## try-indigo
Design lcd_top, start of the top module:
module lcd_top(
  input clk,
  input rst,
  input PS2_CLK,
  input PS2_DATA,
  output [7:4] DB,
  output LCD_E,
  output LCD_RS,
  output LCD_RW,
  output [7:0] LED
  );
  wire busy;
  wire cmd;
  wire en;
  wire [7:0] data;
  snaptest LD1 (
    .clk(clk),
    .rst(rst),
    .busy(busy),
	 .PS2_CLK(PS2_CLK),
	 .PS2_DATA(PS2_DATA),
    .cmd(cmd),
    .en(en),
    .data(data),
	 .LED(LED)
    );
  lcd_controller LC1 (
    .clk(clk),
    .rst(rst),
    .en(en),
    .cmd(cmd),
    .data(data),
    .DB(DB),
    .LCD_E(LCD_E),
    .LCD_RS(LCD_RS),
    .LCD_RW(LCD_RW),
    .busy(busy)
    );
endmodule
For scale: ~1900 cells after synthesis, ~540 flip-flops, about 19 I/O pins.
clock: 19.1 ns
lec_check: 0
abc_area: 0
cap_margin: 20
cell_pad_in_sites_global_placement: 2
core_aspect_ratio: 1.7
core_margin: 10
core_utilization: 58
cts_cluster_diameter: 329
gpl_timing_driven: 1
hold_slack_margin: 0.13
max_routing_layer: met5
place_density_lb_addon: 0.03
setup_slack_margin: 4.47
slew_margin: 20
tns_end_percent: 15
run.sh (not shown) runs the stock make flow with config.mk's settings and CLKGATE_MAP_FILE=.
Having completed the whole flow, try-indigo delivered a layout that passed the timing, DRC and antenna checks.
## Diff of input files: try-pepper against try-indigo
==> flow/config.mk <==
export PLATFORM = sky130hd
export DESIGN_NAME = lcd_top
export DESIGN_NICKNAME = lcd_top
export VERILOG_FILES = /design/flow/design.v
export SDC_FILE = /design/flow/constraint.sdc
export NUM_CORES = 4
export LEC_CHECK = 0
export CAP_MARGIN = 20
export CORE_MARGIN = 2
export CORE_UTILIZATION = 40
export SLEW_MARGIN = 20
==> flow/constraint.sdc <==
create_clock -name core_clock -period 20.0 [get_ports {clk}]
set_input_delay 4.0000 -clock core_clock [delete_from_list [all_inputs] [get_ports {clk}]]
set_output_delay 4.0000 -clock core_clock [all_outputs]
set_load 0.01 [all_outputs]
### Flow results
try-pepper against try-indigo: average vias per placed instance -10%, total power after layout decreased by 1.7% relative to the old numbers, global-route usage moved down.
Flip-flop and latch power in try-pepper is about 4% below try-indigo.
## Diff of input files: try-ember against try-pepper
diff --git a/flow/config.mk b/flow/config.mk
--- a/flow/config.mk
+++ b/flow/config.mk
@@ -9,3 +9,4 @@
 export CORE_MARGIN = 2
-export CORE_UTILIZATION = 40
+export CORE_UTILIZATION = 70
+export CTS_CLUSTER_SIZE = 17
 export SLEW_MARGIN = 20
==> flow/constraint.sdc <==
create_clock -name core_clock -period 8.39 [get_ports {clk}]
set_input_delay 1.6780 -clock core_clock [delete_from_list [all_inputs] [get_ports {clk}]]
set_output_delay 1.6780 -clock core_clock [all_outputs]
set_load 0.01 [all_outputs]
### Flow results
The flow did not stop early for try-ember: all stages ran, and the layout cleared the timing, DRC and antenna checks. Of try-pepper and try-ember, the higher starting utilization of the core area belongs to try-ember. Diff try-pepper -> try-ember: HPWL reported at the end of detailed placement increased 13%, measured slew at the worst slew-check pin decreased by 0.11 ns relative to the old numbers, required time of the worst setup path shows a reduction of 1.95 ns, met3 usage climbed 7.0 points, maximum clock insertion buffer count held steady. Count of mapped cells out of synthesis came out exactly the same in try-pepper and try-ember. Sort try-pepper and try-ember by length of the first detailed-routing pass in iterations desc -> top: try-ember. The cell with the largest stage delay on the worst path comes out sky130_fd_sc_hd__buf_4 in one run and sky130_fd_sc_hd__ha_4 in the other, namely in try-pepper and try-ember respectively. try-ember ended with less tapcell count than try-pepper. Total power of try-ember is higher than that of try-pepper.

---

lcd_top again, from the RTL that the note above started with.
make LEC_CHECK=0 ABC_AREA=1 CAP_MARGIN=0 CORE_MARGIN=2 CORE_UTILIZATION=72 CTS_CLUSTER_DIAMETER=271 GPL_TIMING_DRIVEN=1 PLACE_DENSITY_LB_ADDON=0.03 SETUP_SLACK_MARGIN=5.0 SLEW_MARGIN=20 finish   # period 7.52 ns
The baseline never finished: it broke off in 5_1_grt.
Edit:
CAP_MARGIN = 20   (was 0)
CTS_CLUSTER_DIAMETER = 329   (was 271)
CTS_CLUSTER_SIZE = 17   (was unset)
HOLD_SLACK_MARGIN = 0.29   (was unset)
SETUP_SLACK_MARGIN = 2.02   (was 5.0)
clock period = 8.19 ns   (was 7.52 ns; I/O delays follow)
Outcome: Now the flow finished clean. Area after synthesis does not change. Synthesized cell count does not change. Die area is unchanged.
Edit:
CTS_CLUSTER_DIAMETER = unset   (was 329)
CTS_CLUSTER_SIZE = unset   (was 17)
GPL_TIMING_DRIVEN = unset   (was 1)
HOLD_SLACK_MARGIN = unset   (was 0.29)
PLACE_DENSITY_LB_ADDON = unset   (was 0.03)
SETUP_SLACK_MARGIN = 1.92   (was 2.02)
Now the flow ran to the end with violations: max-capacitance violations, max-slew violations, negative setup slack; routed wire length grows by 7.9%; worst setup slack gets worse by 2.8 ns; clock power grows by about 40%; sequential power barely changes; via count grows by about 3.5%; total power grows by about 16%; synthesized area does not change; clock-buffer cell count grows by 8; sequential share of layout area shrinks by 0.97 points; core utilization grows by 1.6 points; final area grows by about 2%.
Edit:
CORE_ASPECT_RATIO = 1.74   (was unset)
CTS_CLUSTER_DIAMETER = 329   (was unset)
CTS_CLUSTER_SIZE = 17   (was unset)
GPL_TIMING_DRIVEN = 1   (was unset)
HOLD_SLACK_MARGIN = 0.29   (was unset)
PLACE_DENSITY_LB_ADDON = 0.03   (was unset)
SETUP_SLACK_MARGIN = 2.02   (was 1.92)
Effect:
- With this change the flow went through all stages and came out clean
- routed wire length goes up by 6.7%
- worst setup slack is better by 2.2 ns
- global-route usage is higher by 1.6 points
- utilization shrinks by 1.2 points
- combinational power grows by about 5%
- clock skew falls by 0.030 ns
- worst hold slack stays flat
- total power decreases by 13%
- non-clock buffer count is higher by 12

---

== build 88 ==
lcd_top again, from the RTL that the note above started with.
clock: 14.7 ns
lec_check: 0
cap_margin: 20
core_margin: 2
core_utilization: 45
slew_margin: 20
Build 88 closes out successfully: all stages finished, all timing, DRC and antenna checks passed.
diff inputs: build 88 => build 16
# build 88
export LEC_CHECK = 0
export CAP_MARGIN = 20
export CORE_MARGIN = 2
export CORE_UTILIZATION = 45
export SLEW_MARGIN = 20
create_clock -name core_clock -period 14.7 [get_ports {clk}]
# build 16
export LEC_CHECK = 0
export CAP_MARGIN = 20
export CORE_MARGIN = 2
export CORE_UTILIZATION = 70
export SETUP_SLACK_MARGIN = 2.18
export SLEW_MARGIN = 20
create_clock -name core_clock -period 12.9 [get_ports {clk}]
## What came out
In build 16 the die width turned out about 20% lower than in build 88.
Looking at cell with the biggest individual delay on the critical path, the sky130_fd_sc_hd__ha_4 result is from build 16; the sky130_fd_sc_hd__buf_4 one comes from build 88.
Build 88 → build 16: post-route standard cell area excluding fillers moved down; synthesis-to-layout area growth went down by 2.7 points; wire length went up by about 16%; net switching power went up.
> inputs changed (build 16 -> build 94)
# build 16
export LEC_CHECK = 0
export CAP_MARGIN = 20
export CORE_MARGIN = 2
export CORE_UTILIZATION = 70
export SETUP_SLACK_MARGIN = 2.18
export SLEW_MARGIN = 20
create_clock -name core_clock -period 12.9 [get_ports {clk}]
# build 94
export LEC_CHECK = 0
export CAP_MARGIN = 20
export CORE_MARGIN = 2
export CORE_UTILIZATION = 70
export PLACE_DENSITY_LB_ADDON = 0.01
export SETUP_SLACK_MARGIN = 2.35
export SLEW_MARGIN = 20
create_clock -name core_clock -period 8.19 [get_ports {clk}]
Findings:
Build 94: done, clean on timing, DRC and antenna
No stage failed in build 16, and the final checks on the layout all came back clean.
Comparing build 94 and build 16, the lower number of clock buffers in the layout is on build 94.
Compared with build 16, build 94 shows a higher part of the power in combinational logic.
Compare build 94 and build 16 | global-route usage over all layers lower: build 16
Total power density per cell area (lower): build 16
Build 16 has lower total of cells resized after clock tree synthesis than build 94.
Lower wire length of the first global-routing pass was reported by build 16, not build 94.
[compare] base=build 16 new=build 94: cell area now sits higher; final worst setup slack has decreased.
Edits applied to the flow inputs when going from build 94 to build 37:
# build 94
export LEC_CHECK = 0
export CAP_MARGIN = 20
export CORE_MARGIN = 2
export CORE_UTILIZATION = 70
export PLACE_DENSITY_LB_ADDON = 0.01
export SETUP_SLACK_MARGIN = 2.35
export SLEW_MARGIN = 20
create_clock -name core_clock -period 8.19 [get_ports {clk}]
# build 37
export LEC_CHECK = 0
export ABC_AREA = 1
export CAP_MARGIN = 20
export CORE_MARGIN = 2
export CORE_UTILIZATION = 72
export CTS_CLUSTER_DIAMETER = 329
export CTS_CLUSTER_SIZE = 15
export GPL_TIMING_DRIVEN = 1
export PLACE_DENSITY_LB_ADDON = 0.03
export SETUP_SLACK_MARGIN = 2.02
export SLEW_MARGIN = 20
create_clock -name core_clock -period 8.19 [get_ports {clk}]
| build 37 | all stages done | FAIL | capacitance limit, slew limit |. Going from build 94 to build 37, net switching share of the total power grows by 0.51 points. Total combinational power: build 37 vs build 94 up about 10%. Summary of the comparison: routed wire length is higher in build 37, relative to build 94. Lower met2 capacity usage during global routing was reported by build 94, not build 37. For summed standard-cell area reported by yosys, dividing the value from build 37 by the value from build 94 gives 1.06. Count of instantiated cells in the yosys netlist: build 37 vs build 94 up 49%. Count of cells resized by post-cts repair delta for build 37 relative to build 94: about 80% higher. The count of cell instances traversed by the critical path of build 37 exceeds that of build 94 by 2.

---

lcd_top again, from the RTL that the note above started with.
make LEC_CHECK=0 ABC_AREA=0 CAP_MARGIN=20 CORE_MARGIN=2 CORE_UTILIZATION=70 CTS_CLUSTER_DIAMETER=271 GPL_TIMING_DRIVEN=1 PLACE_DENSITY=0.67 SETUP_SLACK_MARGIN=1.61 SLEW_MARGIN=20 finish   # period 9.46 ns
The starting point produced a clean layout.
Change:
Settings changed: ABC_AREA 0 to 1, CORE_UTILIZATION 70 to 72, CTS_CLUSTER_DIAMETER 271 to default, GPL_TIMING_DRIVEN 1 to default, PLACE_DENSITY 0.67 to default, SETUP_SLACK_MARGIN 1.61 to default.
Clock period 9.46 ns to 9.36 ns, I/O delays scaled along.
After rerunning:
- critical path depth came out higher by 4
- worst setup slack gets worse by 0.091 ns
- wire length increases by 8.3%
- clock-buffer cell count drops by 3
- total power stays flat
- die size rose by about 3%
- synthesized area went up by 6.1%
- global-route usage rises by 1.3 points
- cell area increases by 5.2%
- sequential share of layout area is lower by 2.7 points
- hold slack barely changes
No activity file was given, so power comes from the tool's default toggle rates.
